--- design/flow/run.sh ---
#!/bin/bash
# the make line also repeats each setting of config.mk as NAME=value (left out here)
make -C /OpenROAD-flow-scripts/flow DESIGN_CONFIG=/design/flow/config.mk WORK_HOME=/design/flow/orfs CLKGATE_MAP_FILE= finish
--- design/flow/config.mk ---
export PLATFORM = sky130hd
export DESIGN_NAME = vga
export DESIGN_NICKNAME = vga
export VERILOG_FILES = /design/flow/design.v
export SDC_FILE = /design/flow/constraint.sdc
export NUM_CORES = 4
export LEC_CHECK = 0
export CAP_MARGIN = 20
export CELL_PAD_IN_SITES_DETAIL_PLACEMENT = 2
export CELL_PAD_IN_SITES_GLOBAL_PLACEMENT = 2
export CORE_MARGIN = 10
export CORE_UTILIZATION = 43
export CTS_CLUSTER_DIAMETER = 319
export HOLD_SLACK_MARGIN = 0.23
export MAX_ROUTING_LAYER = met4
export PLACE_DENSITY_LB_ADDON = 0.11
export SLEW_MARGIN = 30
export TNS_END_PERCENT = 45
--- design/flow/constraint.sdc ---
create_clock -name core_clock -period 16.2 [get_ports {clk}]
set_input_delay 3.2400 -clock core_clock [delete_from_list [all_inputs] [get_ports {clk}]]
set_output_delay 3.2400 -clock core_clock [all_outputs]
set_load 0.01 [all_outputs]
--- design/flow/design.v ---
`timescale 1ns / 1ps
module clock(clk, reset, freq, clk_en);
	input clk;
	input reset;
	input [31:0] freq;
	output clk_en;
	reg clk_temp;
	reg [26:0] counter;
	wire [26:0]	cycles;
	assign clk_en = clk_temp;
	assign cycles = (100000000 / freq) - 1;
	always @ (posedge clk) begin
		if (reset) begin
			counter <= 0;
			clk_temp <= 0;
		end
		else begin
		counter <= counter + 1;
		if (counter == cycles) begin
			clk_temp <= 1;
			counter <= 0;
		end
		else
			clk_temp <= 0;
		end
	end
endmodule
`timescale 1ns / 1ps
module hvsync_generator(clk, reset, en, vga_h_sync, vga_v_sync, inDisplayArea, CounterX, CounterY);
input clk;
input reset;
input en;
output vga_h_sync, vga_v_sync;
output reg inDisplayArea;
output [9:0] CounterX;
output [9:0] CounterY;
reg [9:0] CountX;
reg [9:0] CountY;
assign CounterX = PixelX;
assign CounterY = PixelY;
reg [9:0] PixelX;
reg [9:0] PixelY;
parameter CountXmaxed = 799;  
parameter CountYmaxed = 524;  
parameter hpulse = 96; 	 
parameter vpulse = 2; 	 
parameter hbp = 144; 	 
parameter hfp = 784; 	 
parameter vbp = 35; 		 
parameter vfp = 515; 	 
always @(posedge clk)
	if (reset) begin
		CountX <= 0;
		CountY <= 0;
	end
	else if (en)
	if(CountX < CountXmaxed)
		CountX <= CountX + 1;
	else 	
	begin
		CountX <= 0;
		if (CountY < CountYmaxed)
			CountY <= CountY + 1;
		else
			CountY <= 0;
	end
assign vga_h_sync = (CountX < hpulse) ? 0:1;
assign vga_v_sync = (CountY < vpulse) ? 0:1;
always @(posedge clk)
	if (reset) begin
		inDisplayArea <= 0;
		PixelX <= 0;
		PixelY <= 0;
	end
	else if (en)
	if(CountX >= hbp && CountX < hfp && CountY >= vbp && CountY < vfp) begin
		inDisplayArea <= 1;
		PixelX <= CountX - hbp;
		PixelY <= CountY - vbp;
	end
	else begin
		inDisplayArea <= 0;
		PixelX <= 0;
		PixelY <= 0;
	end
endmodule
`timescale 1ns / 1ps
module pieces(encoding, PixelX, PixelY, display);
	input [41:0] encoding;
	input [9:0] PixelX;
	input [9:0] PixelY;
	output display;
	reg [5:0] coordinate;
	always @* begin
		coordinate <= ((PixelX-145) / 50) + 7 * ((PixelY-90) / 50);
	end
	assign display = encoding[coordinate];
endmodule
`timescale 1ns / 1ps
module finish(encoding, pos, done);
	input [41:0] encoding;
	input [5:0] pos;
	output reg done;
	always @* begin
		if (encoding[pos+1] && encoding[pos+2] && encoding[pos+3] && (pos%7 < 4))
			done <= 1;
		else if (encoding[pos-1] && encoding[pos+1] && encoding[pos+2] && (pos%7 < 5) && (pos%7 > 0))
			done <= 1;
		else if (encoding[pos-2] && encoding[pos-1] && encoding[pos+1] && (pos%7 < 6) && (pos%7 > 1))
			done <= 1;
		else if (encoding[pos-3] && encoding[pos-2] && encoding[pos-1] && (pos%7 > 2))
			done <= 1;
		else if (encoding[pos+7] && encoding[pos+14] && encoding[pos+21] && (pos < 21))
			done <= 1;
		else if (encoding[pos+8] && encoding[pos+16] && encoding[pos+24] && (pos%7 < 4) && (pos < 21))
			done <= 1;
		else if (encoding[pos-8] && encoding[pos+8] && encoding[pos+16] && (pos%7 < 5) && (pos%7 > 0) && (pos < 28) && (pos > 6))
			done <= 1;
		else if (encoding[pos-16] && encoding[pos-8] && encoding[pos+8] && (pos%7 < 6) && (pos%7 > 1) && (pos < 35) && (pos > 13))
			done <= 1;
		else if (encoding[pos-24] && encoding[pos-16] && encoding[pos-8] && (pos%7 > 2) && (pos > 20))
			done <= 1;
		else if (encoding[pos+6] && encoding[pos+12] && encoding[pos+18] && (pos%7 > 2) && (pos < 21))
			done <= 1;
		else if (encoding[pos-6] && encoding[pos+6] && encoding[pos+12] && (pos%7 > 1) && (pos%7 < 6) && (pos < 28) && (pos > 6))
			done <= 1;
		else if (encoding[pos-12] && encoding[pos-6] && encoding[pos+6] && (pos%7 > 0) && (pos%7 < 5) && (pos < 35) && (pos > 13))
			done <= 1;
		else if (encoding[pos-18] && encoding[pos-12] && encoding[pos-6] && (pos%7 < 4) && (pos > 20))
			done <= 1;
		else 
			done <= 0;
	end
endmodule
`timescale 1ns / 1ps
module vga(clk, rst, reset, btnL, btnR, btnD, vga_h_sync, vga_v_sync, vga_R, vga_G, vga_B);
	input clk, rst, reset, btnL, btnR, btnD;
	output vga_h_sync, vga_v_sync;
	output [2:0] vga_R;
	output [2:0] vga_G;
	output [1:0] vga_B;
	wire inDisplayArea;
	wire [9:0] PixelX;
	wire [9:0] PixelY;
	wire clk_px;
	wire rDisplay, yDisplay, rFinish, yFinish;
	clock clkpx (.clk(clk), .reset(rst), .freq(25000000), .clk_en(clk_px));
	hvsync_generator syncgen(.clk(clk), .reset(rst), .en(clk_px), .vga_h_sync(vga_h_sync), .vga_v_sync(vga_v_sync), 
	.inDisplayArea(inDisplayArea), .CounterX(PixelX), .CounterY(PixelY));
	reg [41:0] red;
	reg [41:0] ylw;
	reg [3:0] col;
	reg [2:0] columnA;
	reg [2:0] columnB;
	reg [2:0] columnC;
	reg [2:0] columnD;
	reg [2:0] columnE;
	reg [2:0] columnF;
	reg [2:0] columnG;
	reg player;
	reg [5:0] coordinate;
	reg [5:0] prev_coordinate;
	reg [2:0] height;
	reg winner;
	reg rw;
	reg yw;
	pieces redpieces (.encoding(red_q), .PixelX(PixelX), .PixelY(PixelY), .display(rDisplay));
	pieces ylwpieces (.encoding(ylw_q), .PixelX(PixelX), .PixelY(PixelY), .display(yDisplay));
	finish rwins (.encoding(red_q), .pos(coordinate_q), .done(rFinish));
	finish ywins (.encoding(ylw_q), .pos(coordinate_q), .done(yFinish));
	reg [2:0] vga_R;
	reg [2:0] vga_G;
	reg [1:0] vga_B;
	always @(posedge clk) begin
		if (rst) begin
			vga_R = 3'b000;
			vga_G = 3'b000;
			vga_B = 2'b00;
		end
		else if(inDisplayArea) begin
			if (PixelX > 145 && PixelX < 495 && PixelY > 40 && PixelY < 90 &&
				(PixelX - 145 > col_q * 50) && (PixelX - 145 < (col_q+1) * 50)) begin
				if (player_q) begin
					vga_R = 3'b111;
					vga_G = 3'b000;
					vga_B = 2'b00;
				end
				else begin
					vga_R = 3'b111;
					vga_G = 3'b111;
					vga_B = 2'b00;
				end
			end
			else if (PixelX >= 145 && PixelX <= 495 && PixelY >= 90 && PixelY <= 390) begin
				if ((PixelX-45) % 50 == 0 || (PixelY-40) %50 == 0) begin
					vga_R = 3'b000;
					vga_G = 3'b000;
					vga_B = 2'b00;
				end
				else if (rDisplay) begin
					vga_R = 3'b111;
					vga_G = 3'b000;
					vga_B = 2'b00;
				end
				else if (yDisplay) begin
					vga_R = 3'b111;
					vga_G = 3'b111;
					vga_B = 2'b00;
				end
				else begin
					vga_R = 3'b000;
					vga_G = 3'b111;
					vga_B = 2'b11;
				end
			end
			else begin
				if (PixelX > 545 && PixelX < 595 && PixelY > 340 && PixelY < 390)
					if (rw_q) begin
						vga_R = 3'b111;
						vga_G = 3'b000;
						vga_B = 2'b00;
					end
					else if (yw_q) begin
						vga_R = 3'b111;
						vga_G = 3'b111;
						vga_B = 2'b00;
					end
					else begin
						vga_R = 3'b000;
						vga_G = 3'b111;
						vga_B = 2'b00;
					end
				else begin
					vga_R = 3'b111;
					vga_G = 3'b111;
					vga_B = 2'b11;
				end
			end
		end
		else begin
			vga_R = 3'b000;
			vga_G = 3'b000;
			vga_B = 2'b00;
		end
	end
	localparam DIV_BITS = 6;
	wire [DIV_BITS:0] clk_dv_inc;
	reg [DIV_BITS-1:0]  clk_dv;
   reg         clk_en;
   reg         clk_en_d;
   assign clk_dv_inc = clk_dv + 1;
   always @ (posedge clk) begin
		if (rst) begin
			clk_dv   <= 0;
			clk_en   <= 0;
			clk_en_d <= 0;
		end
		else begin
			clk_dv   <= clk_dv_inc[DIV_BITS-1:0];
			clk_en   <= clk_dv_inc[DIV_BITS];
			clk_en_d <= clk_en;
		end
	end
	reg [3:0]   step_reset;
	reg [3:0]	step_left;
	reg [3:0]	step_right;
	reg [3:0]	step_down;
   always @ (posedge clk)
		if (rst)
		begin
			step_reset <= 4'b0;
			step_left  <= 4'b0;
			step_right <= 4'b0;
			step_down  <= 4'b0;
		end
		else if (clk_en)
		begin
			step_reset[3:0]  <= {reset, step_reset[3:1]};
			step_left[3:0]  <= {btnL, step_left[3:1]};
			step_right[3:0]  <= {btnR, step_right[3:1]};
			step_down[3:0]  <= {btnD, step_down[3:1]};
		end
	reg [41:0] red_q;
	reg [41:0] ylw_q;
	reg [3:0] col_q;
	reg player_q;
	reg [5:0] coordinate_q;
	reg rw_q;
	reg yw_q;
	always @ (posedge clk) begin
		red = red_q;
		ylw = ylw_q;
		col = col_q;
		player = player_q;
		coordinate = coordinate_q;
		rw = rw_q;
		yw = yw_q;
		if (rst) begin
			red = 42'b0000111_0000000_0000000_0000000_0000000_0000000;
			ylw = 42'b0000000_0000111_0000000_0000000_0000000_0000000;
			col = 3;
			columnA = 2;
			columnB = 2;
			columnC = 2;
			columnD = 0;
			columnE = 0;
			columnF = 0;
			columnG = 0;
			player = 1;
			winner = 0;
			coordinate = 0;
			rw = 0;
			yw = 0;
		end
		else if(~step_reset[0] & step_reset[1] & step_reset[2] & clk_en_d) begin
			red = 42'b0;
			ylw = 42'b0;
			col = 3;
			columnA = 0;
			columnB = 0;
			columnC = 0;
			columnD = 0;
			columnE = 0;
			columnF = 0;
			columnG = 0;
			player = 1;
			winner = 0;
			coordinate = 0;
			rw = 0;
			yw = 0;
		end
		else if(~step_left[0] & step_left[1] & step_left[2] & clk_en_d) begin
			if (col == 0)
				col = 0;
			else
				col = col - 1;
		end
		else if(~step_right[0] & step_right[1] & step_right[2] & clk_en_d) begin
			if (col == 6)
				col = 6;
			else
				col = col + 1;
		end
		else if(~step_down[0] & step_down[1] & step_down[2] & clk_en_d) begin
			case (col)
				0 : height = columnA;
				1 : height = columnB;
				2 : height = columnC;
				3 : height = columnD;
				4 : height = columnE;
				5 : height = columnF;
				6 : height = columnG;
				default : height = 0;
			endcase
			if (height == 6)
				;
			else begin
				coordinate = col + 7*(5-height);
				if (player) begin
					red[coordinate] = 1;
				end
				else begin
					ylw[coordinate] = 1;
				end
				player = ~player;
				case (col)
					0 : columnA = height + 1;
					1 : columnB = height + 1;
					2 : columnC = height + 1;
					3 : columnD = height + 1;
					4 : columnE = height + 1;
					5 : columnF = height + 1;
					6 : columnG = height + 1;
					default : ;
				endcase
			end
			if (~winner) 
				if(rFinish && player) begin
					rw = 1;
					winner =1;
				end
				else if (yFinish && ~player) begin
					yw = 1;
					winner =1;
				end
		end
		red_q <= red;
		ylw_q <= ylw;
		col_q <= col;
		player_q <= player;
		coordinate_q <= coordinate;
		rw_q <= rw;
		yw_q <= yw;
	end
endmodule
==> summary.log, run 1 <==
INFO  pwr            power_clock=635uW
INFO  pwr            internal_power=913uW
INFO  critical_path  worst_setup_path_end_kind=flop
INFO  clock_tree     clkLatencyLatePin=580ps
INFO  clock_tree     htreeDepth=1
INFO  route          route.final.wire_length=94.2mm
INFO  yosys          seq_cells_post_synth=215
INFO  critical_path  cp_slowest_stage_delay=890ps
INFO  pwr            power.combinational.total=18.1uW
INFO  die            floorplanUtilization=0.437
INFO  clock_tree     clk_pin_slew_worst_paths=70ps
INFO  yosys          synth_nets=2966
INFO  critical_path  regToRegSetupSlack=6700ps
INFO  yosys          syn-mean-instance-area=8.22um^2
INFO  route          route.detailed.drc=0
INFO  critical_path  critical_path_arrival=9960ps
INFO  yosys          xor_area_frac=0.0592
INFO  critical_path  critical_path.reg2reg.endpoint=vga_B[0]
INFO  clock_tree     cts_buffers=27
INFO  finish         layout.core_utilization=0.466
INFO  pwr            combPwrFrac=0.015
INFO  finish         nNetsFinal=2874
INFO  final_timing   tns=0ps
INFO  pwr            p_leak=0.00907uW
INFO  yosys          simple_gate_area_frac=0.199
INFO  yosys          synth.yosys.chip_area=23100um^2
INFO  pwr            seq_power_share=0.449
INFO  flow_run       cap_viol_max_count=0
INFO  die            die.size.x=252um
INFO  pwr            net-switching-power=272uW
INFO  global_route   busiest_layer=met2
INFO  pwr            powerSeq=532uW
INFO  final_timing   unrepaired_setup_endpoints_after_global_routing=false
INFO  route          routed_wirelength_normalized_by_instance_count=27.4um
INFO  yosys          synth_async_sr_flop_share=0
INFO  yosys          synth.area.top_cells=sky130_fd_sc_hd__dfxtp_1, sky130_fd_sc_hd__mux4_2, sky130_fd_sc_hd__ha_1
INFO  clock_tree     cts.repair_timing.setup_buffer_count=0
INFO  critical_path  worst_setup_path_start_kind=flop
INFO  global_route   globalRouteTotalUtil=0.297
INFO  yosys          yosysWarnings=5
INFO  die            core=52900um^2
INFO  yosys          yosys.cell_count.top_type=sky130_fd_sc_hd__nor2_1
INFO  critical_path  worstSetupPathType=reg2reg
INFO  yosys          synth.cell_area=23100um^2
INFO  placed_design  port_buffers=15
INFO  clock_tree     cts.hold.buffers_added=0
INFO  placed_design  place.gp.congestion=0.948
INFO  global_route   grt_max_degree=77
INFO  pwr            switching_share=0.229
INFO  route          viasPerCell=6.67
INFO  route          drt_iter0_markers=1775
INFO  final_timing   setup_ws=6700ps
INFO  yosys          synth_sequential_area_ratio=0.186
INFO  yosys          synth_adder_area_share=0.0856
INFO  pwr            clock_power_share=0.536
INFO  clock_tree     cts.repair.resized=0
INFO  yosys          ys_top_cells_by_count=sky130_fd_sc_hd__nor2_1, sky130_fd_sc_hd__a21oi_1, sky130_fd_sc_hd__nand2_1
INFO  yosys          netlist.area_leader.share=0.186
INFO  critical_path  worst_path_max_delay_cell=sky130_fd_sc_hd__ha_1
INFO  clock_tree     tritoncts=built
INFO  clock_tree     max-clock-path-buffers=3
INFO  critical_path  worstPathRequired=16660ps
INFO  worst_hold_path hold_path_class=reg2reg
INFO  placed_design  dp_hpwl=69.7mm
INFO  critical_path  cp_num_cells=29
INFO  yosys          synthTopLogicFamily=AND-OR/OR-AND gates
INFO  final_timing   slew-limit-headroom=0.343
INFO  pwr            power.ir.vdd_worst=64.6uV
INFO  yosys          yosys.area_share.aoi=0.212
INFO  route          ant_nets=0
INFO  route          dr.pass1.iters=6
INFO  worst_hold_path hp-start=clk_dv[0]
INFO  yosys          synth_cells=2813
INFO  critical_path  cp-endpoint=vga_B[0]
INFO  yosys          netlist.top_cell.by_area=sky130_fd_sc_hd__dfxtp_1
INFO  clock_tree     clock-root-buffer=sky130_fd_sc_hd__clkbuf_16
INFO  final_timing   worst_pin_slew=981ps
INFO  clock_tree     clock_sinks=215
INFO  status         outcome=no timing/DRC/antenna violations
INFO  global_route   global_route.usage.met1=0.363
INFO  worst_hold_path timing.hold.worst_endpoint=clk_dv[0]
INFO  route          num_vias=22896
INFO  pwr            power_density=48.1nW/um^2
INFO  critical_path  reg2reg_from=syncgen.PixelY[2]
INFO  critical_path  timing.critical_path.max_delay_family=AND-OR/OR-AND gates
INFO  flow_run       warning_count=79
INFO  yosys          mux_share=0.210
INFO  die            die-area=63500um^2
INFO  critical_path  cp-startpoint=syncgen.PixelY[2]
INFO  critical_path  path_buffers=1
INFO  worst_hold_path min_path_cells=1
INFO  final_timing   highest_achievable_clock_rate=105MHz
INFO  critical_path  worstRegToRegCells=29
INFO  final_timing   maxSlewViolCount=0
INFO  final_timing   min_period=9500ps
INFO  global_route   antenna_found_initial=2
INFO  yosys          synthFlopType=sky130_fd_sc_hd__dfxtp_1
INFO  global_route   grt_pass1_wl=147mm
INFO  global_route   grt_util_met2=0.487
INFO  global_route   overflow=0
INFO  die            floorplan.rows=84
INFO  finish         area_growth_syn_to_layout=6.54%
INFO  pwr            largestPowerGroup=clock
INFO  final_timing   setup_violations=0
INFO  placed_design  pre_cts_ws=6760ps
INFO  global_route   grtUsageMet3=0.0513
INFO  critical_path  crit_fanout=22
INFO  yosys          synthDistinctLibCells=111
INFO  global_route   grt_pass1_vias=24711
INFO  critical_path  most_common_cell_on_crit_path=sky130_fd_sc_hd__ha_1
INFO  die            fp.dieH=252um
INFO  yosys          enable_flop_cells=0
INFO  yosys          cell_count_in_the_yosys_report=2813
INFO  final_timing   final.setup_skew=46.9ps
INFO  final_timing   hold_violations=0
INFO  die            io-pin-count=16
INFO  final_timing   post-route-period-util=0.587
## layer usage
metal / wire [um] / part of all wire
met5: 0 / 0
met4: 3460 / 0.037
met3: 6640 / 0.070
met2: 44700 / 0.47
met1: 39400 / 0.42
## per-stage QoR
step	instance area (um^2)	std cells	hold WS, ps	power (uW)
floorplan	23100	2813	402	555
global placement	23700	3380	410	560
detailed placement	23700	3380	431	562
CTS	24600	3429	445	1200
global route	24600	3431	455	1220
finish	24600	3432	449	1180
## layout make-up
type,instances,area [um^2]
Clock inverter,11,148
Sequential cell,215,4320
Tap cell,688,861
Timing Repair Buffer,49,400
Inverter,100,375
Clock buffer,38,767
Antenna cell,3,7.51
Fill cell,5899,28200
Multi-Input combinational cell,2328,17800
==> inputs of run 2 (changes only) <==
Settings changed: CELL_PAD_IN_SITES_DETAIL_PLACEMENT 2 to default, CORE_MARGIN 10 to 2, CORE_UTILIZATION 43 to 40, CTS_CLUSTER_DIAMETER 319 to 26, CTS_CLUSTER_SIZE from default to 45, HOLD_SLACK_MARGIN 0.23 to default, PLACE_DENSITY_LB_ADDON 0.11 to default, SLEW_MARGIN 30 to 20, TNS_END_PERCENT 45 to default.
Clock period 16.2 ns to 8.16 ns, I/O delays scaled along.
==> run 2 against run 1 <==
  * Critical path depth increased by 1
  * Count of clock-buffer cells in the layout rose by 39
  * Sequential power rose by 99%
  * Cell count grew 5.0%
  * Synthesized area unchanged
==> summary.log, run 2 <==
INFO  pwr            power.combinational.total=32.5uW [+80%]
INFO  route          drt_iter0_markers=1655 [-6.8%]
INFO  die            io-pin-count=16 [unchanged]
INFO  finish         layout.cell_area.non_filler=26300um^2 [+6.9%]
INFO  yosys          synth.cell_area=23100um^2 [unchanged]
INFO  clock_tree     tritoncts=built
INFO  global_route   antenna_found_initial=0 [-2]
INFO  pwr            combPwrFrac=0.009 [-0.006]
INFO  critical_path  worst_path_max_delay_cell=sky130_fd_sc_hd__fa_1
INFO  yosys          mux_share=0.210 [unchanged]
INFO  clock_tree     max-clock-path-buffers=3 [unchanged]
INFO  critical_path  worst_setup_path_end_kind=flop
INFO  route          route.detailed.drc=0 [unchanged]
INFO  die            die-area=59800um^2 [-5.8%]
INFO  pwr            seq_power_share=0.296 [-0.153]
INFO  pwr            power_density=136nW/um^2 [+180%]
INFO  placed_design  port_buffers=15 [unchanged]
INFO  yosys          synth_async_sr_flop_share=0 [unchanged]
INFO  route          dr.pass1.iters=7 [+1]
INFO  final_timing   maxSlewViolCount=0 [unchanged]
INFO  critical_path  critical_path.reg2reg.endpoint=vga_B[0]
INFO  critical_path  worstPathRequired=8670ps [-7990 ps]
INFO  final_timing   slew-limit-headroom=0.319 [-0.0236]
INFO  final_timing   worst_pin_slew=1010ps [+30.7 ps]
INFO  yosys          synth.yosys.chip_area=23100um^2 [unchanged]
INFO  yosys          yosysWarnings=5 [unchanged]
INFO  critical_path  most_common_cell_on_crit_path=sky130_fd_sc_hd__a211oi_2
INFO  yosys          synthFlopType=sky130_fd_sc_hd__dfxtp_1
INFO  die            fp.dieH=244um [-3.0%]
INFO  yosys          ys_top_cells_by_count=sky130_fd_sc_hd__nor2_1, sky130_fd_sc_hd__a21oi_1, sky130_fd_sc_hd__nand2_1
INFO  final_timing   final.setup_skew=15.9ps [-31.0 ps]
INFO  global_route   grt_max_degree=87 [+13%]
INFO  worst_hold_path hp-start=clk_dv[0]
INFO  pwr            power.ir.vdd_worst=170uV [+160%]
INFO  pwr            switching_share=0.208 [-0.0218]
INFO  final_timing   setup_violations=0 [unchanged]
INFO  yosys          syn-mean-instance-area=8.22um^2 [unchanged]
INFO  critical_path  cp-startpoint=syncgen.PixelY[1]
INFO  yosys          synth.area.top_cells=sky130_fd_sc_hd__dfxtp_1, sky130_fd_sc_hd__mux4_2, sky130_fd_sc_hd__ha_1
INFO  yosys          yosys.cell_count.top_type=sky130_fd_sc_hd__nor2_1
INFO  yosys          seq_cells_post_synth=215 [unchanged]
INFO  yosys          yosys.area_share.aoi=0.212 [unchanged]
INFO  yosys          synthDistinctLibCells=111 [unchanged]
INFO  finish         area_growth_syn_to_layout=13.9%
INFO  critical_path  reg2reg_from=syncgen.PixelY[1]
INFO  yosys          synth_cells=2813 [unchanged]
INFO  pwr            net-switching-power=743uW [+170%]
INFO  pwr            power_clock=2480uW [+290%]
INFO  yosys          synth_sequential_area_ratio=0.186 [unchanged]
INFO  die            floorplanUtilization=0.402 [-0.0351]
INFO  finish         layout.core_utilization=0.458 [-0.00775]
INFO  finish         nNetsFinal=2941 [+2.3%]
INFO  clock_tree     cts_buffers=59 [+120%]
INFO  route          ant_nets=0 [unchanged]
INFO  final_timing   hold_violations=0 [unchanged]
INFO  global_route   grt_pass1_wl=124mm [-15%]
INFO  clock_tree     clock_sinks=215 [unchanged]
INFO  final_timing   unrepaired_setup_endpoints_after_global_routing=false
INFO  yosys          cell_count_in_the_yosys_report=2813 [unchanged]
INFO  critical_path  cp_slowest_stage_delay=590ps [-300 ps]
INFO  critical_path  crit_fanout=6 [-73%]
INFO  flow_run       cap_viol_max_count=0 [unchanged]
INFO  critical_path  cp-endpoint=vga_B[0]
INFO  clock_tree     htreeDepth=2 [+1]
INFO  die            die.size.x=244um [-3.0%]
INFO  critical_path  regToRegSetupSlack=500ps [-6200 ps]
INFO  pwr            p_leak=0.00989uW [+9.1%]
INFO  placed_design  dp_hpwl=60.1mm [-14%]
INFO  route          num_vias=21901 [-4.3%]
INFO  pwr            clock_power_share=0.694 [+0.158]
INFO  flow_run       warning_count=81 [+2.5%]
INFO  global_route   overflow=0 [unchanged]
INFO  yosys          simple_gate_area_frac=0.199 [unchanged]
INFO  critical_path  worstSetupPathType=reg2reg
INFO  critical_path  worstRegToRegCells=30 [+3.4%]
INFO  final_timing   highest_achievable_clock_rate=131MHz [+24%]
INFO  route          antenna_cells=0 [-3]
INFO  route          viasPerCell=6.08 [-8.9%]
INFO  placed_design  place.gp.congestion=0.915 [-3.5%]
INFO  critical_path  critical_path_arrival=8170ps [-1790 ps]
INFO  clock_tree     clk_pin_slew_worst_paths=50ps [-20 ps]
INFO  global_route   grt_pass1_vias=20455 [-17%]
INFO  critical_path  path_buffers=2 [+1]
INFO  final_timing   min_period=7660ps [-1840 ps]
INFO  pwr            powerSeq=1060uW [+99%]
INFO  yosys          enable_flop_cells=0 [unchanged]
INFO  critical_path  timing.critical_path.max_delay_family=AND-OR/OR-AND gates
INFO  final_timing   post-route-period-util=0.939 [+0.352]
INFO  placed_design  placed_area=24000um^2 [+1.4%]
INFO  worst_hold_path hold_path_class=reg2reg
INFO  clock_tree     clkLatencyLatePin=600ps [+20 ps]
INFO  worst_hold_path min_path_cells=1 [unchanged]
INFO  pwr            largestPowerGroup=clock
INFO  critical_path  worst_setup_path_start_kind=flop
INFO  die            core=57500um^2 [+8.7%]
INFO  route          route.final.wire_length=79.5mm [-16%]
INFO  die            floorplan.rows=88 [+4.8%]
INFO  yosys          synth_nets=2966 [unchanged]
INFO  route          routed_wirelength_normalized_by_instance_count=22.1um [-20%]
INFO  yosys          synth_adder_area_share=0.0856 [unchanged]
INFO  finish         layout.filler_cells=5711 [-3.2%]
INFO  global_route   globalRouteTotalUtil=0.270 [-0.0268]
INFO  yosys          netlist.area_leader.share=0.186 [unchanged]
INFO  worst_hold_path timing.hold.worst_endpoint=clk_dv[0]
INFO  yosys          xor_area_frac=0.0592 [unchanged]
INFO  clock_tree     clock-root-buffer=sky130_fd_sc_hd__clkbuf_16
INFO  pwr            internal_power=2830uW [+210%]
INFO  critical_path  cp_num_cells=30 [+3.4%]
INFO  yosys          synthTopLogicFamily=AND-OR/OR-AND gates
INFO  yosys          netlist.top_cell.by_area=sky130_fd_sc_hd__dfxtp_1
INFO  status         outcome=no timing/DRC/antenna violations
run 2: routing by layer:
layer | global-route usage | routed length [um] | up-vias
li1 | - | - | 10385
met3 | 0.0341 | 4690 | 81
met1 | 0.401 | 39500 | 10753
met2 | 0.391 | 34100 | 682
met4 | 0.0513 | 1170 | 0
met5 | - | 0 | -
run 2: repair_timing:
action	CTS	global route
resized	2	16
buffers inserted	0	4
endpoints found under the setup margin	2	3
pin swaps	0	5
hold buffers	0	0
run 2: cell type report:
| class | count | area (um^2) | share of cell area |
|---|---|---|---|
| multi-input cells | 2328 | 17900 | 0.678 |
| flip-flops and latches | 215 | 4320 | 0.164 |
| clock buffers | 77 | 1660 | 0.0629 |
| well taps | 765 | 957 | 0.0363 |
| repair buffers | 84 | 663 | 0.0252 |
| clock inverters | 35 | 519 | 0.0197 |
| inverters | 100 | 375 | 0.0142 |
run 2: per-stage QoR:
stage / setup WS [ps] / power [uW] / TNS, ps / instances / hold WS [ps]
final: 499 / 3580 / 0 / 3604 / 433
after global routing: 16.6 / 3680 / 0 / 3604 / 474
after CTS: 31.8 / 3620 / 0 / 3600 / 433
after detailed placement: -120 / 1110 / -120 / 3488 / 421
after global placement: 28.8 / 1110 / 0 / 3488 / 414
after floorplan: 126 / 1100 / 0 / 2813 / 402
==> inputs of run 3 (changes only) <==
Settings changed: CELL_PAD_IN_SITES_GLOBAL_PLACEMENT 2 to default, CORE_UTILIZATION 40 to 72, CTS_CLUSTER_DIAMETER 26 to default, CTS_CLUSTER_SIZE 45 to default, MAX_ROUTING_LAYER met4 to default, PLACE_DENSITY_LB_ADDON from default to 0.24, SETUP_SLACK_MARGIN from default to 1.0.
Clock period 8.16 ns to 7.03 ns, I/O delays scaled along.
==> run 3 against run 2 <==
  * Count of clock-buffer cells in the layout down 50
  * Global-route usage increased by 14 points
  * First-iteration DRC count is 110% higher
  * Synthesized area unchanged
  * Critical path type unchanged
  * Critical path depth fell by 1
  * Clock power down about 50%
  * Fmax is 5.3% higher
  * Now fails the layout checks on negative setup slack
  * Register-to-register slack got worse by 750 ps
==> summary.log, run 3 <==
INFO  yosys          synth_cells=2813 [unchanged]
INFO  pwr            power_clock=1250uW [-50%]
INFO  yosys          netlist.top_cell.by_area=sky130_fd_sc_hd__dfxtp_1
INFO  critical_path  worst_setup_path_start_kind=flop
INFO  pwr            seq_power_share=0.487 [+0.191]
INFO  critical_path  regToRegSetupSlack=-250ps [-750 ps]
INFO  critical_path  cp-startpoint=syncgen.PixelY[2]
INFO  global_route   grt_pass1_wl=112mm [-9.9%]
INFO  final_timing   highest_achievable_clock_rate=137MHz [+5.3%]
INFO  clock_tree     tritoncts=built
INFO  yosys          synth.area.top_cells=sky130_fd_sc_hd__dfxtp_1, sky130_fd_sc_hd__mux4_2, sky130_fd_sc_hd__ha_1
INFO  finish         nNetsFinal=2950 [+0.31%]
INFO  global_route   grt_pass1_vias=22149 [+8.3%]
INFO  finish         area_growth_syn_to_layout=8.74%
INFO  final_timing   hold_violations=0 [unchanged]
INFO  critical_path  worstRegToRegCells=29 [-3.3%]
INFO  critical_path  worstPathRequired=7480ps [-1190 ps]
INFO  pwr            switching_share=0.225 [+0.0173]
INFO  clock_tree     htreeDepth=1 [-1]
INFO  route          num_vias=23309 [+6.4%]
INFO  placed_design  port_buffers=15 [unchanged]
INFO  yosys          yosysWarnings=5 [unchanged]
INFO  final_timing   worst_pin_slew=1120ps [+107 ps]
INFO  yosys          xor_area_frac=0.0592 [unchanged]
INFO  flow_run       cap_viol_max_count=0 [unchanged]
INFO  route          antenna_cells=0 [unchanged]
INFO  final_timing   setup_ws=-247ps [-747 ps]
INFO  die            fp.dieH=183um [-25%]
INFO  placed_design  pre_cts_ws=-476ps [-356 ps]
INFO  yosys          synth_adder_area_share=0.0856 [unchanged]
INFO  yosys          cell_count_in_the_yosys_report=2813 [unchanged]
INFO  flow_run       warning_count=84 [+3.7%]
INFO  critical_path  worst_setup_path_end_kind=flop
INFO  final_timing   unrepaired_setup_endpoints_after_global_routing=true
INFO  clock_tree     clk_pin_slew_worst_paths=60ps [about the same]
INFO  final_timing   maxSlewViolCount=0 [unchanged]
INFO  critical_path  worst_path_max_delay_cell=sky130_fd_sc_hd__mux4_2
INFO  status         outcome=failed layout checks
INFO  clock_tree     clock-root-buffer=sky130_fd_sc_hd__clkbuf_16
INFO  critical_path  timing.critical_path.max_delay_family=AND-OR/OR-AND gates
INFO  critical_path  path_buffers=3 [+1]
INFO  die            io-pin-count=16 [unchanged]
INFO  placed_design  place.gp.congestion=1.03 [+13%]
INFO  route          viasPerCell=7.25 [+19%]
INFO  critical_path  cp_slowest_stage_delay=530ps [-60 ps]
INFO  yosys          seq_cells_post_synth=215 [unchanged]
INFO  final_timing   final.setup_skew=8.18ps [-7.75 ps]
INFO  pwr            clock_power_share=0.498 [-0.196]
INFO  pwr            internal_power=1950uW [-31%]
INFO  route          routed_wirelength_normalized_by_instance_count=21.9um [-0.57%]
INFO  pwr            power.ir.vdd_worst=224uV [+32%]
INFO  route          ant_nets=0 [unchanged]
INFO  pwr            largestPowerGroup=clock
INFO  final_timing   min_period=7280ps [-383 ps]
INFO  critical_path  crit_fanout=10 [+4]
INFO  yosys          synthFlopType=sky130_fd_sc_hd__dfxtp_1
INFO  die            die.size.x=183um [-25%]
INFO  critical_path  cp-endpoint=vga_B[0]
INFO  clock_tree     clkLatencyLatePin=530ps [-70 ps]
INFO  finish         final-comb-area=18100um^2 [+1.3%]
INFO  pwr            p_leak=0.00947uW [-4.3%]
INFO  yosys          synth_async_sr_flop_share=0 [unchanged]
INFO  finish         layout.filler_cells=2016 [-65%]
INFO  final_timing   post-route-period-util=1.04 [+0.0964]
INFO  pwr            post-layout-total-power=2510uW [-30%]
INFO  worst_hold_path hp-start=clk_dv[0]
INFO  yosys          enable_flop_cells=0 [unchanged]
INFO  clock_tree     clock_sinks=215 [unchanged]
INFO  critical_path  reg2reg_from=syncgen.PixelY[2]
INFO  yosys          synth_sequential_area_ratio=0.186 [unchanged]
INFO  global_route   globalRouteTotalUtil=0.406 [+0.136]
INFO  yosys          simple_gate_area_frac=0.199 [unchanged]
INFO  die            floorplanUtilization=0.733 [+0.331]
INFO  route          dr.pass1.iters=8 [+1]
INFO  yosys          syn-mean-instance-area=8.22um^2 [unchanged]
INFO  clock_tree     cts_buffers=23 [-61%]
INFO  global_route   antenna_found_initial=1 [+1]
INFO  yosys          synth.cell_area=23100um^2 [unchanged]
INFO  status           check.faults=negative setup slack
INFO  pwr            combPwrFrac=0.015 [+0.006]
INFO  final_timing   slew-limit-headroom=0.249 [-0.0702]
INFO  worst_hold_path hold_path_class=reg2reg
INFO  global_route   grt_max_degree=123 [+41%]
INFO  route          drt_iter0_markers=3548 [+110%]
INFO  final_timing   setup_violations=3 [+3]
INFO  critical_path  worstSetupPathType=reg2reg
INFO  route          route.final.wire_length=70.5mm [-11%]
INFO  yosys          yosys.cell_count.top_type=sky130_fd_sc_hd__nor2_1
INFO  yosys          synthDistinctLibCells=111 [unchanged]
INFO  yosys          netlist.area_leader.share=0.186 [unchanged]
INFO  pwr            net-switching-power=565uW [-24%]
INFO  yosys          mux_share=0.210 [unchanged]
INFO  worst_hold_path min_path_cells=1 [unchanged]
INFO  route          route.detailed.drc=0 [unchanged]
INFO  global_route   overflow=0 [unchanged]
INFO  pwr            powerSeq=1220uW [+20%]
INFO  critical_path  critical_path.reg2reg.endpoint=vga_B[0]
INFO  die            core=31600um^2 [-45%]
INFO  critical_path  critical_path_arrival=7730ps [-440 ps]
INFO  yosys          yosys.area_share.aoi=0.212 [unchanged]
INFO  die            floorplan.rows=65 [-26%]
INFO  pwr            power_density=99.9nW/um^2 [-26%]
INFO  clock_tree     max-clock-path-buffers=3 [unchanged]
INFO  placed_design  dp_hpwl=50.7mm [-16%]
INFO  pwr            power.combinational.total=36.4uW
INFO  yosys          synth.yosys.chip_area=23100um^2 [unchanged]
INFO  worst_hold_path timing.hold.worst_endpoint=clk_dv[0]
INFO  yosys          synth_nets=2966 [unchanged]
INFO  yosys          synthTopLogicFamily=AND-OR/OR-AND gates
INFO  critical_path  cp_num_cells=29 [-3.3%]
INFO  finish         area.sequential=4330um^2 [+0.38%]
INFO  yosys          ys_top_cells_by_count=sky130_fd_sc_hd__nor2_1, sky130_fd_sc_hd__a21oi_1, sky130_fd_sc_hd__nand2_1
INFO  die            die-area=33600um^2 [-44%]
-- run 3: metal layers --
layer / wire length, um / GRT usage / vias up
met5: 13 / 0 / -
met2: 31900 / 0.662 / 1683
li1: - / - / 10363
met1: 25900 / 0.518 / 10850
met4: 4030 / 0.193 / 2
met3: 8690 / 0.0826 / 411
-- run 3: cell type report --
class | count | share of cell area
tap | 402 | 0.0200
clock buffer | 27 | 0.0247
sequential | 215 | 0.172
multi-input combinational | 2328 | 0.719
clock inverter | 14 | 0.00657
timing repair buffer | 129 | 0.0420
inverter | 100 | 0.0152
-- run 3: repair_timing --
action                     CTS  global route
pin swaps                    5            16
setup endpoints to repair   22            82
buffers inserted            11            12
resized                     24            32
hold buffers                 0             0
-- run 3: stage by stage --
| step | hold WS, ps | setup TNS, ps | instances | utilization | instance area, um^2 |
|---|---|---|---|---|---|
| final | 453 | -634 | 3215 | 0.797 | 25100 |
| after global routing | 491 | -1360 | 3215 | 0.797 | 25100 |
| after CTS | 448 | 0 | 3203 | 0.790 | 24900 |
| after detailed placement | 434 | -834 | 3151 | 0.759 | 24000 |
| after global placement | 416 | -122 | 3151 | 0.759 | 24000 |
| after floorplan | 402 | -262 | 2813 | - | 23300 |
==> inputs of run 4 (changes only) <==
Settings changed: ABC_AREA from default to 1, CTS_CLUSTER_SIZE from default to 14, PLACE_DENSITY_LB_ADDON 0.24 to default, SETUP_SLACK_MARGIN 1.0 to default.
Clock period 7.03 ns to 7.05 ns, I/O delays scaled along.
==> run 4 against run 3 <==
  * The layout still fails its checks (negative setup slack)
  * Utilization down 0.54 points
  * Cell area fell by 3.5%
  * Via count up 16%
  * Cell count up 28%
  * Sequential share of layout area increased by 0.58 points
  * Clock skew increased by 7.5 ps
  * Hold slack got worse by 15 ps
  * Routed wire length rose by 16%
  * Combinational power is 18% higher
  * Non-clock buffer count shrank 46
  * Synthesized area shrank 2.9%
  * Synthesized cell count up 33%
==> summary.log, run 4 <==
INFO  final_timing   setup_ws=-612ps [-364 ps]
INFO  global_route   overflow=0 [unchanged]
INFO  placed_design  place.gp.congestion=1.18 [+14%]
INFO  yosys          synth_sequential_area_ratio=0.192 [+0.00557]
INFO  yosys          seq_cells_post_synth=215 [unchanged]
INFO  yosys          syn-mean-instance-area=6.02um^2 [-27%]
INFO  critical_path  worstRegToRegCells=46 [+59%]
INFO  pwr            largestPowerGroup=clock
INFO  final_timing   slew-limit-headroom=0.160 [-0.0893]
INFO  critical_path  timing.critical_path.max_delay_family=simple AND/OR/NAND/NOR gates
INFO  yosys          synth.cell_area=22500um^2 [-2.9%]
INFO  die            floorplanUtilization=0.732 [-0.000737]
INFO  final_timing   hold_violations=0 [unchanged]
INFO  yosys          synth_async_sr_flop_share=0 [unchanged]
INFO  critical_path  cp-startpoint=syncgen.PixelY[2]
INFO  final_timing   unrepaired_setup_endpoints_after_global_routing=true
INFO  critical_path  most_common_cell_on_crit_path=sky130_fd_sc_hd__nand2_2
INFO  critical_path  worst_setup_path_start_kind=flop
INFO  placed_design  dp_hpwl=57.1mm [+12%]
INFO  pwr            post-layout-total-power=2550uW [+1.6%]
INFO  final_timing   highest_achievable_clock_rate=131MHz [-5.0%]
INFO  global_route   grt_util_met2=0.720 [+0.0579]
INFO  die            die-area=32600um^2 [-2.8%]
INFO  route          route.final.wire_length=81.5mm [+16%]
INFO  yosys          synth.area.top_cells=sky130_fd_sc_hd__dfxtp_1, sky130_fd_sc_hd__nand2_1, sky130_fd_sc_hd__o21ai_0
INFO  yosys          synth.yosys.chip_area=22500um^2 [-2.9%]
INFO  finish         layout.core_utilization=0.792 [-0.00538]
INFO  yosys          enable_flop_cells=0 [unchanged]
INFO  global_route   grtUsageMet3=0.219 [+0.136]
INFO  pwr            power.ir.vdd_worst=200uV [-11%]
INFO  route          drt_iter0_markers=4904 [+38%]
INFO  yosys          netlist.top_cell.by_area=sky130_fd_sc_hd__dfxtp_1
INFO  global_route   busiest_layer=met2
INFO  status         outcome=failed layout checks
INFO  finish         area_growth_syn_to_layout=8.11%
INFO  final_timing   maxSlewViolCount=0 [unchanged]
INFO  pwr            internal_power=1960uW [+0.81%]
INFO  yosys          xor_area_frac=0.0388 [-0.0205]
INFO  clock_tree     htreeDepth=1 [unchanged]
INFO  yosys          synth_cells=3731 [+33%]
INFO  final_timing   final.setup_skew=15.7ps [+7.51 ps]
INFO  pwr            seq_power_share=0.478 [-0.009]
INFO  critical_path  worst_setup_path_end_kind=flop
INFO  route          ant_nets=0 [unchanged]
INFO  clock_tree     tritoncts=built
INFO  yosys          synthDistinctLibCells=77 [-31%]
INFO  pwr            net-switching-power=589uW [+4.1%]
INFO  global_route   grt_pass1_wl=127mm [+14%]
INFO  yosys          mux_share=0.00267 [-0.208]
INFO  route          routed_wirelength_normalized_by_instance_count=19.8um [-9.8%]
INFO  critical_path  worst_path_max_delay_cell=sky130_fd_sc_hd__fa_2
INFO  pwr            powerSeq=1220uW [about the same]
INFO  die            io-pin-count=16 [unchanged]
INFO  pwr            power_clock=1290uW [+3%]
INFO  pwr            switching_share=0.231 [+0.00573]
INFO  clock_tree     cts_buffers=25 [+8.7%]
INFO  route          dr.pass1.iters=16 [+8]
INFO  critical_path  critical_path_arrival=8090ps [+360 ps]
INFO  die            die.size.x=181um [-1.4%]
INFO  die            floorplan.rows=64 [-1.5%]
INFO  pwr            power.combinational.total=42.8uW [+18%]
INFO  flow_run       warning_count=85 [+1.2%]
INFO  clock_tree     clk_pin_slew_worst_paths=60ps [about the same]
INFO  global_route   antenna_found_initial=13 [+12]
INFO  route          viasPerCell=6.55 [-9.7%]
INFO  finish         nNetsFinal=3848 [+30%]
INFO  route          route.detailed.drc=0 [unchanged]
INFO  critical_path  reg2reg_from=syncgen.PixelY[2]
INFO  flow_run       cap_viol_max_count=0 [unchanged]
INFO  placed_design  port_buffers=15 [unchanged]
INFO  critical_path  worstSetupPathType=reg2reg
INFO  yosys          synth_adder_area_share=0.0859 [+0.000332]
INFO  yosys          synthFlopType=sky130_fd_sc_hd__dfxtp_1
INFO  yosys          yosys.cell_count.top_type=sky130_fd_sc_hd__nand2_1
INFO  yosys          simple_gate_area_frac=0.350 [+0.151]
INFO  pwr            p_leak=0.0111uW [+17%]
INFO  yosys          netlist.area_leader.share=0.192 [+0.00557]
INFO  critical_path  critical_path.reg2reg.endpoint=vga_R[1]
INFO  yosys          yosysWarnings=5 [unchanged]
INFO  clock_tree     clock_sinks=215 [unchanged]
INFO  placed_design  placed_area=22800um^2 [-5.0%]
INFO  pwr            combPwrFrac=0.017 [+0.002]
INFO  final_timing   setup_violations=3 [unchanged]
INFO  clock_tree     max-clock-path-buffers=3 [unchanged]
INFO  finish         layout.cell_area.non_filler=24300um^2 [-3.5%]
INFO  critical_path  cp-endpoint=vga_R[1]
INFO  yosys          yosys.area_share.aoi=0.222 [+0.00964]
INFO  global_route   grt_max_degree=110 [-11%]
INFO  yosys          synth_nets=3884 [+31%]
INFO  die            fp.dieH=181um [-1.4%]
INFO  pwr            power_density=105nW/um^2 [+5.2%]
INFO  final_timing   post-route-period-util=1.09 [+0.0516]
INFO  clock_tree     clock-root-buffer=sky130_fd_sc_hd__clkbuf_16
INFO  die            core=30700um^2 [-2.8%]
INFO  global_route   global_route.usage.met1=0.533 [+0.0143]
INFO  critical_path  crit_fanout=6 [-4]
INFO  yosys          synthTopLogicFamily=simple AND/OR/NAND/NOR gates
INFO  final_timing   worst_pin_slew=1250ps [+131 ps]
INFO  critical_path  regToRegSetupSlack=-610ps [-360 ps]
INFO  yosys          cell_count_in_the_yosys_report=3731 [+33%]
INFO  route          num_vias=26972 [+16%]
INFO  final_timing   tns=-1790ps [-1160 ps]
INFO  final_timing   min_period=7660ps [+384 ps]
INFO  worst_hold_path hold_path_class=reg2reg
INFO  critical_path  path_buffers=7 [+4]
INFO  global_route   grt_pass1_vias=24896 [+12%]
INFO  pwr            clock_power_share=0.505 [+0.007]
INFO  worst_hold_path timing.hold.worst_endpoint=clk_dv[0]
INFO  global_route   globalRouteTotalUtil=0.478 [+0.0715]
INFO  critical_path  cp_slowest_stage_delay=670ps [+140 ps]
INFO  critical_path  worstPathRequired=7480ps [about the same]
INFO  clock_tree     clkLatencyLatePin=540ps [about the same]
INFO  worst_hold_path min_path_cells=1 [unchanged]
INFO  worst_hold_path hp-start=clk_dv[0]
INFO  status           check.faults=negative setup slack
INFO  critical_path  cp_num_cells=46 [+59%]
INFO  yosys          ys_top_cells_by_count=sky130_fd_sc_hd__nand2_1, sky130_fd_sc_hd__inv_1, sky130_fd_sc_hd__o21ai_0
==> run 4: timing repair <==
| action | 4_1_cts | 5_1_grt |
|---|---|---|
| gates resized | 18 | 84 |
| buffers inserted | 7 | 21 |
| hold buffers | 0 | 0 |
| pin swaps | 11 | 43 |
| gates cloned | 0 | 2 |
| endpoints found under the setup margin | 3 | 3 |
==> run 4: stage by stage <==
stage / cells / hold slack [ps] / setup slack (ps)
after floorplan: 3731 / 402 / 89.1
after global placement: 4033 / 418 / -18.3
after detailed placement: 4033 / 431 / -637
after CTS: 4086 / 446 / 18.3
after global routing: 4113 / 461 / -794
final: 4121 / 438 / -612
==> run 4: area by class of cell <==
cell class,instances,area (um^2)
antenna,11,27.5
clock inverter,15,126
clock buffer,31,688
tap,396,495
sequential,215,4320
timing repair buffer,83,678
multi-input combinational,2886,16100
timing repair inverter,1,6.26
fill,2362,6390
inverter,483,1830
==> run 4: per-layer routing <==
layer | share of wire | wire, um | up-vias
met4 | 0.095 | 7780 | 10
met2 | 0.42 | 33900 | 2101
met1 | 0.34 | 27800 | 11825
met5 | 0.0020 | 166 | -
met3 | 0.15 | 11900 | 739
li1 | - | - | 12297
==> inputs of run 5 (changes only) <==
Settings changed: ABC_AREA 1 to default, CORE_UTILIZATION 72 to 40, CTS_CLUSTER_SIZE 14 to default.
Clock period 7.05 ns to 5.4 ns, I/O delays scaled along.
==> run 5 against run 4 <==
  * The layout still fails its checks (negative setup slack)
  * Total power is 37% higher
  * Hold slack better by 3.9 ps
  * Setup slack worse by 1100 ps
  * Sequential share of layout area is 1.8 points lower
  * Critical path depth is 13 lower
  * Routed wire length is 11% lower
  * Sequential cell count stayed put
  * Non-clock buffer count is 211 higher
  * Synthesized area is 3.0% higher
  * Largest cell class unchanged
==> summary.log, run 5 <==
INFO  critical_path  worstRegToRegCells=33 [-28%]
INFO  yosys          synth.cell_area=23100um^2 [+3.0%]
INFO  yosys          synth_sequential_area_ratio=0.186 [-0.00557]
INFO  yosys          xor_area_frac=0.0592 [+0.0205]
INFO  worst_hold_path hp-start=clk_dv[0]
INFO  die            die.size.x=244um [+35%]
INFO  global_route   grt_pass1_vias=21383 [-14%]
INFO  finish         final-comb-area=18200um^2 [+13%]
INFO  clock_tree     htreeDepth=1 [unchanged]
INFO  critical_path  cp_slowest_stage_delay=520ps [-150 ps]
INFO  critical_path  regToRegSetupSlack=-1760ps [-1150 ps]
INFO  clock_tree     clkLatencyLatePin=560ps [+20 ps]
INFO  pwr            power.ir.vdd_worst=268uV [+34%]
INFO  pwr            powerSeq=1590uW [+30%]
INFO  die            floorplan.rows=88 [+38%]
INFO  flow_run       warning_count=87 [+2.4%]
INFO  worst_hold_path timing.hold.worst_endpoint=clk_dv[0]
INFO  pwr            seq_power_share=0.457 [-0.021]
INFO  critical_path  worst_setup_path_start_kind=flop
INFO  yosys          yosys.cell_count.top_type=sky130_fd_sc_hd__nor2_1
INFO  finish         final-instance-count-excl-fill=3746 [-9.1%]
INFO  yosys          synthFlopType=sky130_fd_sc_hd__dfxtp_1
INFO  route          ant_nets=0 [unchanged]
INFO  flow_run       cap_viol_max_count=0 [unchanged]
INFO  yosys          yosys.area_share.aoi=0.212 [-0.00964]
INFO  critical_path  reg2reg_from=syncgen.PixelY[2]
INFO  yosys          seq_cells_post_synth=215 [unchanged]
INFO  pwr            power_density=129nW/um^2 [+23%]
INFO  yosys          synth_async_sr_flop_share=0 [unchanged]
INFO  critical_path  cp-endpoint=vga_B[0]
INFO  die            floorplanUtilization=0.402 [-0.330]
INFO  final_timing   unrepaired_setup_endpoints_after_global_routing=true
INFO  finish         layout.filler_cells=5631 [+140%]
INFO  final_timing   min_period=7160ps [-504 ps]
INFO  yosys          cell_count_in_the_yosys_report=2813 [-25%]
INFO  final_timing   setup_ws=-1760ps [-1150 ps]
INFO  yosys          synth_cells=2813 [-25%]
INFO  critical_path  timing.critical_path.max_delay_family=AND-OR/OR-AND gates
INFO  route          dr.pass1.iters=7 [-9]
INFO  status           check.faults=negative setup slack
INFO  yosys          enable_flop_cells=0 [unchanged]
INFO  yosys          synth.area.top_cells=sky130_fd_sc_hd__dfxtp_1, sky130_fd_sc_hd__mux4_2, sky130_fd_sc_hd__ha_1
INFO  critical_path  path_buffers=6 [-1]
INFO  global_route   overflow=0 [unchanged]
INFO  route          antenna_cells=0 [-11]
INFO  yosys          simple_gate_area_frac=0.199 [-0.151]
INFO  placed_design  port_buffers=15 [unchanged]
INFO  die            die-area=59800um^2 [+83%]
INFO  critical_path  crit_fanout=5 [-1]
INFO  final_timing   post-route-period-util=1.33 [+0.239]
INFO  pwr            post-layout-total-power=3490uW [+37%]
INFO  critical_path  cp-startpoint=syncgen.PixelY[2]
INFO  pwr            clock_power_share=0.529 [+0.024]
INFO  die            core=57500um^2 [+87%]
INFO  pwr            p_leak=0.0103uW [-7.0%]
INFO  yosys          netlist.area_leader.share=0.186 [-0.00557]
INFO  pwr            internal_power=2730uW [+39%]
INFO  global_route   globalRouteTotalUtil=0.236 [-0.241]
INFO  clock_tree     max-clock-path-buffers=3 [unchanged]
INFO  clock_tree     cts_buffers=24 [-4.0%]
INFO  pwr            power.combinational.total=48.9uW [+14%]
INFO  clock_tree     clk_pin_slew_worst_paths=70ps [about the same]
INFO  pwr            net-switching-power=755uW [+28%]
INFO  die            fp.dieH=244um [+35%]
INFO  yosys          netlist.top_cell.by_area=sky130_fd_sc_hd__dfxtp_1
INFO  yosys          synth_nets=2966 [-24%]
INFO  critical_path  worst_path_max_delay_cell=sky130_fd_sc_hd__mux4_2
INFO  worst_hold_path hold_path_class=reg2reg
INFO  final_timing   highest_achievable_clock_rate=140MHz [+7.0%]
INFO  clock_tree     tritoncts=built
INFO  critical_path  worstSetupPathType=reg2reg
INFO  route          route.final.wire_length=72.9mm [-11%]
INFO  critical_path  worstPathRequired=5870ps [-1610 ps]
INFO  yosys          synthDistinctLibCells=111 [+44%]
INFO  placed_design  placed_cells=3674 [-8.9%]
INFO  route          viasPerCell=6.02 [-8.0%]
INFO  final_timing   hold_violations=0 [unchanged]
INFO  placed_design  dp_hpwl=55.2mm [-3.3%]
INFO  route          num_vias=22559 [-16%]
INFO  final_timing   worst_pin_slew=960ps [-290 ps]
INFO  yosys          ys_top_cells_by_count=sky130_fd_sc_hd__nor2_1, sky130_fd_sc_hd__a21oi_1, sky130_fd_sc_hd__nand2_1
INFO  route          route.detailed.drc=0 [unchanged]
INFO  status         outcome=failed layout checks
INFO  critical_path  cp_num_cells=33 [-28%]
INFO  yosys          synth_adder_area_share=0.0856 [-0.000332]
INFO  global_route   grt_max_degree=141 [+28%]
INFO  pwr            power_clock=1850uW [+43%]
INFO  yosys          yosysWarnings=5 [unchanged]
INFO  yosys          mux_share=0.210 [+0.208]
INFO  global_route   antenna_found_initial=1 [-12]
INFO  final_timing   final.setup_skew=27.0ps [+11.3 ps]
INFO  critical_path  critical_path_arrival=7630ps [-460 ps]
INFO  clock_tree     clock-root-buffer=sky130_fd_sc_hd__clkbuf_16
INFO  route          routed_wirelength_normalized_by_instance_count=19.5um [-1.6%]
INFO  worst_hold_path min_path_cells=1 [unchanged]
INFO  finish         area_growth_syn_to_layout=16.9%
INFO  pwr            largestPowerGroup=clock
INFO  placed_design  place.gp.congestion=0.972 [-17%]
INFO  pwr            switching_share=0.216 [-0.0142]
INFO  clock_tree     clock_sinks=215 [unchanged]
INFO  critical_path  most_common_cell_on_crit_path=sky130_fd_sc_hd__buf_4
INFO  route          drt_iter0_markers=1941 [-60%]
INFO  finish         area.sequential=4320um^2 [about the same]
INFO  pwr            combPwrFrac=0.014 [-0.003]
INFO  global_route   grt_pass1_wl=116mm [-8.5%]
INFO  die            io-pin-count=16 [unchanged]
INFO  final_timing   slew-limit-headroom=0.356 [+0.196]
INFO  critical_path  worst_setup_path_end_kind=flop
INFO  finish         nNetsFinal=3117 [-19%]
INFO  critical_path  critical_path.reg2reg.endpoint=vga_B[0]
INFO  final_timing   setup_violations=3 [unchanged]
INFO  yosys          synth.yosys.chip_area=23100um^2 [+3.0%]
INFO  final_timing   maxSlewViolCount=0 [unchanged]
INFO  yosys          syn-mean-instance-area=8.22um^2 [+37%]
INFO  yosys          synthTopLogicFamily=AND-OR/OR-AND gates
[run 5: stage by stage]
step / setup TNS [ps] / utilization / hold WS (ps) / worst slack [ps] / area [um^2]
after floorplan: -5090 / - / 402 / -1830 / 23500
after global placement: -4960 / 0.447 / 415 / -1830 / 25700
after detailed placement: -6430 / 0.447 / 436 / -1970 / 25700
after CTS: -4520 / 0.465 / 453 / -1610 / 26700
after global routing: -6030 / 0.470 / 487 / -2110 / 27000
final: -5020 / 0.470 / 441 / -1760 / 27000
[run 5: repair_timing]
action                     CTS  global route
gates resized               17            39
setup buffers                7            20
gates cloned                 0             1
hold buffers                 0             0
setup endpoints to repair   21            80
pin swaps                    7            13
[run 5: layout make-up]
type / count / share of cell area
clock buffer: 31 / 0.0251
clock inverter: 12 / 0.00768
inverter: 100 / 0.0142
multi-input combinational: 2329 / 0.672
sequential: 215 / 0.160
tap: 765 / 0.0354
timing repair buffer: 294 / 0.0858
[run 5: metal layers]
layer  routed length, um  track usage
met2               33900        0.385
met1               32600        0.328
met5                   0            0
met4                1780       0.0656
met3                4650       0.0291
==> inputs of run 6 (changes only) <==
Settings changed: CORE_UTILIZATION 40 to 62.
Clock period 5.4 ns to 5.29 ns, I/O delays scaled along.
==> run 6 against run 5 <==
  * Critical path depth shrank 2
  * Setup slack lost 12 ps
  * Still fails the layout checks on negative setup slack
  * Critical path type unchanged
  * Utilization grew 26 points
  * Largest cell class unchanged
  * Sequential share of layout area grew 0.21 points
==> summary.log, run 6 <==
INFO  status         outcome=failed layout checks
INFO  status           check.faults=negative setup slack
INFO  critical_path  worst_setup_path_end_kind=flop
INFO  yosys          seq_cells_post_synth=215 [unchanged]
INFO  yosys          synth_sequential_area_ratio=0.186 [unchanged]
INFO  critical_path  crit_fanout=5 [unchanged]
INFO  yosys          synth.cell_area=23100um^2 [unchanged]
INFO  placed_design  port_buffers=15 [unchanged]
INFO  final_timing   setup_violations=3 [unchanged]
INFO  critical_path  reg2reg_from=syncgen.PixelY[2]
INFO  clock_tree     clock-root-buffer=sky130_fd_sc_hd__clkbuf_16
INFO  route          num_vias=23114 [+2.5%]
INFO  critical_path  cp-startpoint=syncgen.PixelY[2]
INFO  route          route.final.wire_length=73.6mm [+0.94%]
INFO  critical_path  critical_path.reg2reg.endpoint=vga_B[0]
INFO  pwr            clock_power_share=0.501 [-0.028]
INFO  flow_run       warning_count=90 [+3.4%]
INFO  final_timing   final.setup_skew=33.7ps [+6.72 ps]
INFO  clock_tree     clkLatencyLatePin=560ps [about the same]
INFO  yosys          synthTopLogicFamily=AND-OR/OR-AND gates
INFO  yosys          cell_count_in_the_yosys_report=2813 [unchanged]
INFO  yosys          xor_area_frac=0.0592 [unchanged]
INFO  yosys          synth.area.top_cells=sky130_fd_sc_hd__dfxtp_1, sky130_fd_sc_hd__mux4_2, sky130_fd_sc_hd__ha_1
INFO  global_route   grt_max_degree=141 [unchanged]
INFO  critical_path  cp_num_cells=31 [-6.1%]
INFO  yosys          yosysWarnings=5 [unchanged]
INFO  finish         nNetsFinal=3118 [+0.032%]
INFO  critical_path  worstRegToRegCells=31 [-6.1%]
INFO  worst_hold_path min_path_cells=1 [unchanged]
INFO  critical_path  critical_path_arrival=7500ps [-130 ps]
INFO  clock_tree     max-clock-path-buffers=3 [unchanged]
INFO  die            fp.dieH=197um [-19%]
INFO  pwr            internal_power=2610uW [-4.6%]
INFO  pwr            power_density=126nW/um^2 [-2.3%]
INFO  clock_tree     htreeDepth=1 [unchanged]
INFO  yosys          syn-mean-instance-area=8.22um^2 [unchanged]
INFO  global_route   globalRouteTotalUtil=0.371 [+0.135]
INFO  global_route   antenna_found_initial=1 [unchanged]
INFO  worst_hold_path hp-start=clk_dv[0]
INFO  critical_path  regToRegSetupSlack=-1770ps [about the same]
INFO  pwr            seq_power_share=0.484 [+0.027]
INFO  critical_path  timing.critical_path.max_delay_family=AND-OR/OR-AND gates
INFO  final_timing   worst_pin_slew=924ps [-35.9 ps]
INFO  placed_design  place.gp.congestion=1.03 [+5.7%]
INFO  final_timing   unrepaired_setup_endpoints_after_global_routing=true
INFO  route          dr.pass1.iters=8 [+1]
INFO  pwr            net-switching-power=757uW [+0.25%]
INFO  pwr            switching_share=0.225 [+0.00858]
INFO  die            die.size.x=197um [-19%]
INFO  placed_design  dp_hpwl=55.2mm [about the same]
INFO  pwr            p_leak=0.0103uW [-0.16%]
INFO  flow_run       cap_viol_max_count=0 [unchanged]
INFO  die            floorplanUtilization=0.630 [+0.228]
INFO  pwr            powerSeq=1630uW [+3%]
INFO  yosys          synth.yosys.chip_area=23100um^2 [unchanged]
INFO  final_timing   min_period=7060ps [-98.4 ps]
INFO  worst_hold_path timing.hold.worst_endpoint=clk_dv[0]
INFO  finish         layout.cell_area.non_filler=26700um^2 [-1.3%]
INFO  yosys          synthDistinctLibCells=111 [unchanged]
INFO  critical_path  worstPathRequired=5730ps [-140 ps]
INFO  route          routed_wirelength_normalized_by_instance_count=21.3um [+9.6%]
INFO  final_timing   post-route-period-util=1.33 [+0.00897]
INFO  yosys          netlist.top_cell.by_area=sky130_fd_sc_hd__dfxtp_1
INFO  die            die-area=38900um^2 [-35%]
INFO  pwr            power.ir.vdd_worst=257uV [-4.3%]
INFO  critical_path  worst_path_max_delay_cell=sky130_fd_sc_hd__mux4_2
INFO  critical_path  cp_slowest_stage_delay=540ps [+20 ps]
INFO  pwr            combPwrFrac=0.015 [about the same]
INFO  pwr            power.combinational.total=50.5uW [+3%]
INFO  yosys          simple_gate_area_frac=0.199 [unchanged]
INFO  critical_path  worstSetupPathType=reg2reg
INFO  yosys          yosys.area_share.aoi=0.212 [unchanged]
INFO  yosys          enable_flop_cells=0 [unchanged]
INFO  yosys          synth_nets=2966 [unchanged]
INFO  yosys          yosys.cell_count.top_type=sky130_fd_sc_hd__nor2_1
INFO  route          ant_nets=0 [unchanged]
INFO  clock_tree     clock_sinks=215 [unchanged]
INFO  yosys          synth_async_sr_flop_share=0 [unchanged]
INFO  pwr            power_clock=1690uW [-9%]
INFO  yosys          mux_share=0.210 [unchanged]
INFO  critical_path  cp-endpoint=vga_B[0]
INFO  final_timing   maxSlewViolCount=0 [unchanged]
INFO  pwr            largestPowerGroup=clock
INFO  worst_hold_path hold_path_class=reg2reg
INFO  clock_tree     cts_buffers=24 [unchanged]
INFO  die            core=36700um^2 [-36%]
INFO  global_route   grt_pass1_vias=22088 [+3.3%]
INFO  yosys          synth_adder_area_share=0.0856 [unchanged]
INFO  final_timing   setup_ws=-1770ps [-11.6 ps]
INFO  final_timing   worst_hold_slack=450ps [+8.33 ps]
INFO  global_route   grt_pass1_wl=116mm [+0.17%]
INFO  placed_design  placed_area=25400um^2 [-1.1%]
INFO  placed_design  placed_cells=3385 [-7.9%]
INFO  finish         final-instance-count-excl-fill=3450 [-7.9%]
INFO  route          route.detailed.drc=0 [unchanged]
INFO  route          viasPerCell=6.70 [+11%]
INFO  critical_path  path_buffers=3 [-3]
INFO  yosys          netlist.area_leader.share=0.186 [unchanged]
INFO  clock_tree     clk_pin_slew_worst_paths=60ps [about the same]
INFO  final_timing   slew-limit-headroom=0.380 [+0.0241]
INFO  final_timing   hold_violations=0 [unchanged]
INFO  clock_tree     tritoncts=built
INFO  die            floorplan.rows=70 [-20%]
INFO  finish         area_growth_syn_to_layout=15.4%
INFO  yosys          synthFlopType=sky130_fd_sc_hd__dfxtp_1
INFO  critical_path  worst_setup_path_start_kind=flop
INFO  yosys          synth_cells=2813 [unchanged]
INFO  route          drt_iter0_markers=2534 [+31%]
INFO  die            io-pin-count=16 [unchanged]
INFO  final_timing   highest_achievable_clock_rate=142MHz [+1.4%]
INFO  yosys          ys_top_cells_by_count=sky130_fd_sc_hd__nor2_1, sky130_fd_sc_hd__a21oi_1, sky130_fd_sc_hd__nand2_1
INFO  global_route   overflow=0 [unchanged]
[run 6: layout make-up]
class | count | area [um^2]
Inverter | 100 | 387
Sequential cell | 215 | 4320
Multi-Input combinational cell | 2328 | 18300
Timing Repair Buffer | 296 | 2340
Clock inverter | 10 | 130
Tap cell | 468 | 586
Antenna cell | 1 | 2.50
Clock buffer | 32 | 651
Fill cell | 2938 | 10000
[run 6: timing repair]
action / in CTS / in global routing
setup endpoints to repair: 38 / 76
pin swaps: 11 / 16
setup buffers: 14 / 8
gates resized: 17 / 55
hold buffers: 0 / 0
[run 6: per-stage QoR]
step                worst slack (ps)  setup TNS, ps  power, uW   util
floorplan                      -1940          -5430       1700      -
global placement               -1870          -5150       1710  0.692
detailed placement             -2080          -6690       1710  0.692
CTS                            -1710          -4980       3380  0.718
global route                   -2060          -6080       3440  0.727
finish                         -1770          -5160       3360  0.727
[run 6: routing by layer]
layer  up-vias  wire, um  track usage  share of wire
li1      10715         -            -              -
met1     10987     29400        0.497           0.40
met2      1205     33700        0.593           0.46
met3       205      8070       0.0833           0.11
met4         2      2460        0.125          0.033
met5         -        69            0        0.00094
Power and IR drop assume default switching activity.
